==> flow/design.v (excerpt) <==
module top_level
#(parameter WIDTH = 8)
(
	input clk, rst, init, finish, ack,
	input [WIDTH-1:0]
		ori_0,
		ori_1,
		ori_2,
		ori_3,
		ori_4,
		ori_5,
		ori_6,
		ori_7,
		ori_8,
		ori_9,
		ori_10,
		ori_11,
		ori_12,
		ori_13,
		ori_14,
		ori_15,
		ori_16,
		ori_17,
		ori_18,
		ori_19,
		ori_20,
		ori_21,
		ori_22,
		ori_23,
		ori_24,
		ori_25,
		ori_26,
		ori_27,
		ori_28,
		ori_29,
		ori_30,
		ori_31,
		can_0,
		can_1,
		can_2,
		can_3,
		can_4,
		can_5,
		can_6,
		can_7,
		can_8,
		can_9,
		can_10,
		can_11,
		can_12,
		can_13,
		can_14,
		can_15,
		can_16,
		can_17,
		can_18,
		can_19,
		can_20,
		can_21,
		can_22,
		can_23,
		can_24,
		can_25,
		can_26,
		can_27,
		can_28,
		can_29,
		can_30,
		can_31,
	output done,
	output [WIDTH+4:0] out_sad
	);
Size: about 610 flip-flops, ~530 I/O pins, roughly 0.055 sq mm of cells after synthesis.
Settings: LEC_CHECK=0, ABC_AREA=1, CAP_MARGIN=20, CELL_PAD_IN_SITES_GLOBAL_PLACEMENT=0, CORE_MARGIN=2, CORE_UTILIZATION=72, CTS_CLUSTER_DIAMETER=352, CTS_CLUSTER_SIZE=33, SETUP_SLACK_MARGIN=-0.32, SLEW_MARGIN=25, TNS_END_PERCENT=75; clock period 3.23 ns.
run.sh (not shown) runs the stock make flow with config.mk's settings and CLKGATE_MAP_FILE=.
The first run did not get past global routing.
==> next run, changes <==
- ABC_AREA: 1 -> unset
- CELL_PAD_IN_SITES_GLOBAL_PLACEMENT: 0 -> unset
- CORE_UTILIZATION: 72 -> 40
- CTS_CLUSTER_DIAMETER: 352 -> unset
- CTS_CLUSTER_SIZE: 33 -> unset
- SETUP_SLACK_MARGIN: -0.32 -> unset
- SLEW_MARGIN: 25 -> 20
- TNS_END_PERCENT: 75 -> unset
- clock period: 3.23 -> 5.61 ns (I/O delays scaled with it)
Outcome:
- This time the run finished clean
- die area increases by well over a third
- area after synthesis decreases by a little under a tenth
- synthesized cell count decreases by a quarter to a third

Starting RTL as in the previous note.
Settings: LEC_CHECK=0, ABC_AREA=1, CAP_MARGIN=15, CELL_PAD_IN_SITES_GLOBAL_PLACEMENT=2, CORE_ASPECT_RATIO=1.47, CORE_MARGIN=9, CORE_UTILIZATION=37, CTS_CLUSTER_DIAMETER=172, GPL_ROUTABILITY_DRIVEN=0, HOLD_SLACK_MARGIN=0.09, PLACE_DENSITY=0.42, SETUP_SLACK_MARGIN=1.19, SLEW_MARGIN=35; clock period 6.38 ns.
==> next run, changes <==
ABC_AREA = default   (was 1)
CAP_MARGIN = 20   (was 15)
CELL_PAD_IN_SITES_GLOBAL_PLACEMENT = default   (was 2)
CORE_ASPECT_RATIO = default   (was 1.47)
CORE_MARGIN = 2   (was 9)
CORE_UTILIZATION = 40   (was 37)
CTS_CLUSTER_DIAMETER = default   (was 172)
GPL_ROUTABILITY_DRIVEN = default   (was 0)
HOLD_SLACK_MARGIN = default   (was 0.09)
PLACE_DENSITY = default   (was 0.42)
SETUP_SLACK_MARGIN = default   (was 1.19)
SLEW_MARGIN = 20   (was 35)
clock period = 5.8 ns   (was 6.38 ns; I/O delays follow)
The new run finished with timing, DRC and antenna clean.
Worst hold slack degrades by 0.017 ns.
Synthesized area came out lower by a little under a tenth.
Setup slack got worse by 1.3 ns.
Cell count came out lower by about a fifth.
Cell area drops by a few percent.
==> next run, changes <==
ABC_AREA = 1   (was default)
CORE_UTILIZATION = 59   (was 40)
PLACE_DENSITY = 0.36   (was default)
clock period = 3.25 ns   (was 5.8 ns; I/O delays follow)
Result: Now the flow completed and failed the layout checks on negative setup slack; die size drops by 27%; synthesized cell count rose by 33%; non-clock buffer count climbs by 1055.

## run 1
Starting RTL as in the previous note.
// top_level
module top_level
#(parameter WIDTH = 8)
(
	input clk, rst, init, finish, ack,
	input [WIDTH-1:0]
		ori_0,
		ori_1,
		ori_2,
		ori_3,
		ori_4,
		ori_5,
		ori_6,
		ori_7,
		ori_8,
		ori_9,
		ori_10,
		ori_11,
		ori_12,
		ori_13,
		ori_14,
		ori_15,
		ori_16,
		ori_17,
		ori_18,
		ori_19,
		ori_20,
		ori_21,
		ori_22,
		ori_23,
		ori_24,
		ori_25,
		ori_26,
		ori_27,
		ori_28,
		ori_29,
		ori_30,
		ori_31,
		can_0,
		can_1,
		can_2,
		can_3,
		can_4,
		can_5,
		can_6,
		can_7,
		can_8,
		can_9,
		can_10,
		can_11,
		can_12,
		can_13,
		can_14,
		can_15,
		can_16,
		can_17,
		can_18,
		can_19,
		can_20,
		can_21,
		can_22,
		can_23,
		can_24,
		can_25,
		can_26,
		can_27,
		can_28,
		can_29,
		can_30,
		can_31,
	output done,
	output [WIDTH+4:0] out_sad
	);
make LEC_CHECK=0 ABC_AREA=1 CAP_MARGIN=20 CORE_ASPECT_RATIO=0.5 CORE_MARGIN=2 CORE_UTILIZATION=72 CTS_CLUSTER_DIAMETER=373 CTS_CLUSTER_SIZE=93 SLEW_MARGIN=20 TNS_END_PERCENT=5 finish   # period 2.69 ns
Flow for run 1 halted at global routing (5_1_grt), error code GRT-0232.
Input-level comparison between run 2 and run 1:
diff --git a/flow/config.mk b/flow/config.mk
--- a/flow/config.mk
+++ b/flow/config.mk
@@ -8 +7,0 @@
-export ABC_AREA = 1
@@ -10 +8,0 @@
-export CORE_ASPECT_RATIO = 0.5
@@ -12,3 +10 @@
-export CORE_UTILIZATION = 72
-export CTS_CLUSTER_DIAMETER = 373
-export CTS_CLUSTER_SIZE = 93
+export CORE_UTILIZATION = 37
@@ -16 +11,0 @@
-export TNS_END_PERCENT = 5
==> flow/constraint.sdc <==
create_clock -name core_clock -period 7.91 [get_ports {clk}]
set_input_delay 1.5820 -clock core_clock [delete_from_list [all_inputs] [get_ports {clk}]]
set_output_delay 1.5820 -clock core_clock [all_outputs]
set_load 0.01 [all_outputs]
==> results <==
Run 2 went all the way through synthesis, placement and routing and the layout is clean on timing, DRC and antenna.
Compared to run 1, run 2 has multiplexer fraction of the synthesized cell area 3.1 points higher.
Against run 1, cell area after placement in run 2 fell by more than 10%.
Vertical extent of the die: run 2 vs run 1 up 180 microns
In run 2, die span in x is lower than in run 1.
Compared with run 1, run 2 shows a lower synthesized cell count.
Note that the post-placement cell count recorded for run 1 amounts to 1.3 times the value seen in run 2.
What run 3 does differently from run 2 at the input level:
diff --git a/flow/config.mk b/flow/config.mk
--- a/flow/config.mk
+++ b/flow/config.mk
@@ -7,0 +8 @@
+export ABC_AREA = 1
@@ -10 +11,3 @@
-export CORE_UTILIZATION = 37
+export CORE_UTILIZATION = 72
+export CTS_CLUSTER_DIAMETER = 373
+export CTS_CLUSTER_SIZE = 93
@@ -11,0 +15 @@
+export TNS_END_PERCENT = 5
==> flow/constraint.sdc <==
create_clock -name core_clock -period 2.69 [get_ports {clk}]
set_input_delay 0.5380 -clock core_clock [delete_from_list [all_inputs] [get_ports {clk}]]
set_output_delay 0.5380 -clock core_clock [all_outputs]
set_load 0.01 [all_outputs]
[summary]
Status: run 3 FAILED at global routing (5_1_grt) (tool error). Going from run 2 to run 3, standard cell core area shrank by more than a quarter. Run 3 vs run 2 — synthesized area per cell dropped 1.6 sq um. In run 3 relative to run 2, floorplan die area had gone down by more than a quarter. Relative to run 2, core utilization at floorplan has increased by 35 points in run 3. On H-tree level count, the lower figure sits with run 3, not run 2. On final weighted congestion in routability-driven placement: run 3 sits above run 2. Synthesized area (run 3 vs. run 2) increases by a little under 10%.
